==> flow/design.v (excerpt) <==
module Top_FFT #(
    parameter   INTEGER_SIZE = 4,
                FRACT_SIZE = 14,
                NFFT = 64
) (
    input       wire                                             clk, rst,
    input       wire                                             start_FFT,
    input       wire    signed  [INTEGER_SIZE+FRACT_SIZE-1:0]    serial_in_r, serial_in_i,
    output      wire    signed  [INTEGER_SIZE+FRACT_SIZE-1:0]    serial_out_r, serial_out_i,
    output      wire                                             end_FFT, data_valid_FFT
);
clock: 4.34 ns
lec_check: 0
abc_area: 1
cap_margin: 35
core_aspect_ratio: 0.5
core_margin: 2
core_utilization: 72
cts_cluster_diameter: 397
cts_cluster_size: 99
place_density: 0.6
slew_margin: 20
tns_end_percent: 5
run.sh (not shown) runs the stock make flow with config.mk's settings and CLKGATE_MAP_FILE=.
The baseline stopped in 3_5_place_dp.
Then changed:
Settings changed: CAP_MARGIN 35 to 20, CORE_UTILIZATION 72 to 70, CTS_CLUSTER_DIAMETER 397 to 227, CTS_CLUSTER_SIZE 99 to not set, TNS_END_PERCENT 5 to not set.
Clock period 4.34 ns to 6.92 ns, I/O delays scaled along.
The changed run did not get past 5_1_grt, error GRT-0116.
Die area increases by 2.8%.
Synthesized cell count is unchanged.
Area after synthesis stays the same.
Then changed:
Settings changed: ABC_AREA 1 to not set, CORE_ASPECT_RATIO 0.5 to not set, CORE_UTILIZATION 70 to 28, CTS_CLUSTER_DIAMETER 227 to not set.
Clock period 6.92 ns to 19.1 ns, I/O delays scaled along.
=>
- The changed run produced a clean layout
- area after synthesis decreases by 3.8%
- synthesized cell count decreases by 16%
- die area increases by 140%
Then changed:
Settings changed: CORE_UTILIZATION 28 to 65, CTS_CLUSTER_DIAMETER set to 35.
Clock period 19.1 ns to 6.16 ns, I/O delays scaled along.
Outcome: With this change the flow ran to the end with violations: setup timing; cell count drops by roughly a tenth; global-route usage climbs by 22 points; routed wire length climbs by about a fifth; critical path depth climbs by 6; clock power climbs to 3.9 times its value; power climbs to 3.5 times its value; synthesized cell count is unchanged.
Then changed:
Settings changed: CORE_UTILIZATION 65 to 40, CTS_CLUSTER_DIAMETER 35 to not set.
Clock period 6.16 ns to 12.0 ns, I/O delays scaled along.
What happened: This time the run ran to the end with no violations; worst setup slack improves by 3.4 ns; routed wire length shrinks by about 14%; synthesized cell count stays the same; power shrinks by about 53%; utilization shrinks by 33 points; area after synthesis does not change.
Then changed:
Settings changed: ABC_AREA set to 0, CELL_PAD_IN_SITES_DETAIL_PLACEMENT set to 1, CELL_PAD_IN_SITES_GLOBAL_PLACEMENT set to 2, CORE_MARGIN 2 to 6, CTS_CLUSTER_DIAMETER set to 234, GPL_ROUTABILITY_DRIVEN set to 1, HOLD_SLACK_MARGIN set to -0.05, MAX_ROUTING_LAYER set to met5, MIN_ROUTING_LAYER set to met2, PLACE_DENSITY 0.6 to not set, PLACE_DENSITY_LB_ADDON set to 0.17, SLEW_MARGIN 20 to 35, TNS_END_PERCENT set to 35.
=> Die area climbs by 2.2%; routed wire length increases by 20%; combinational power rose by 6.2%; fmax went down by 2.8%; final area grows by about 0.6%; power goes up by about 3.5%; core utilization rises by 0.45 points; flip-flop count does not change; area after synthesis is unchanged.


ember:
Starting RTL as in the previous note.
clock: 5.96 ns
lec_check: 0
abc_area: 1
cap_margin: 5
core_margin: 2
core_utilization: 70
cts_cluster_diameter: 72
cts_cluster_size: 54
gpl_routability_driven: 1
place_density_lb_addon: 0.01
setup_slack_margin: 1.76
slew_margin: 20
tns_end_percent: 75
ember: it failed with a tool error in global routing, so there are no final results.
Setup changes, ember to maple
Settings: TNS_END_PERCENT: 75 -> unset; PLACE_DENSITY: unset -> 0.62; CTS_CLUSTER_SIZE: 54 -> 35; SETUP_SLACK_MARGIN: 1.76 -> unset; CAP_MARGIN: 5 -> 20; PLACE_DENSITY_LB_ADDON: 0.01 -> unset; CTS_CLUSTER_DIAMETER: 72 -> unset; GPL_ROUTABILITY_DRIVEN: 1 -> unset; ABC_AREA: 1 -> unset; the clock period (ns, I/O delays scaled along): 5.96 -> 8.09.
[summary]
- Complete run, failing final checks: maple, reason negative setup slack.
- Comparing ember and maple, the lower effective utilization at floorplan is on maple.
- Compared with ember, maple shows a higher worst slack after detailed placement.
- maple: count of unique library cells instantiated by Yosys higher than ember
- maple vs ember: total clock buffers created by CTS up in maple
Here is what was changed in the inputs of indigo compared with maple.
Settings: PLACE_DENSITY now 0.6, was 0.62; CORE_UTILIZATION now 40, was 70; CTS_CLUSTER_SIZE no longer set, was 35; the clock period (ns, I/O delays scaled along) now 13.3, was 8.09.
==> comparison <==
Going from maple to indigo, wire length down 97 mm; clock buffer count in the final layout up 17; placed cell count up 2,355. Delta (indigo minus maple): global-route usage decreased by 19 points relative to the old numbers, non-clock buffer count decreased by about 70% relative to the old numbers, highest cell delay on the worst timing path increased by 270 ps relative to the old numbers. indigo has completed all stages; timing, DRC and antenna checks passed. indigo gives more required time of the critical path than maple did. maple → indigo: overall power shrank by 39%; number of antenna diodes shrank by 18.
Edits applied to the flow inputs when going from indigo to yarrow:
Settings: CORE_UTILIZATION now 61, was 40; the clock period (ns, I/O delays scaled along) now 6.92, was 13.3.
Findings:
Compared to indigo, yarrow has cell area about 4.3% higher. Relative to indigo, post-CTS setup buffer count has gone up in yarrow. yarrow gives less slack of the critical path than indigo did. yarrow finished all stages; layout check result: FAIL, due to negative setup slack. In the metrics for indigo and yarrow, the one carrying the lower final setup violation count is indigo.
### yarrow -> cedar
Settings: putting TNS_END_PERCENT at 5 where nothing was set; swapping 61 for 65 in CORE_UTILIZATION; swapping 6.92 for 5.64 in the clock period (ns, I/O delays scaled along).
==> results <==
cedar finished all stages; layout check result: FAIL, due to negative setup slack.
cedar vs yarrow — number of standard-cell rows in the floorplan dropped 7.
cedar vs yarrow, instance count: cedar higher
Sort yarrow and cedar by final non-filler cell area, descending, and cedar comes first.
Minimum clock period after layout, yarrow and cedar: larger value in cedar
Routed wire length: cedar worse than yarrow
yarrow has lower wire length of the first global-routing pass than cedar.
Power and IR drop assume default switching activity.
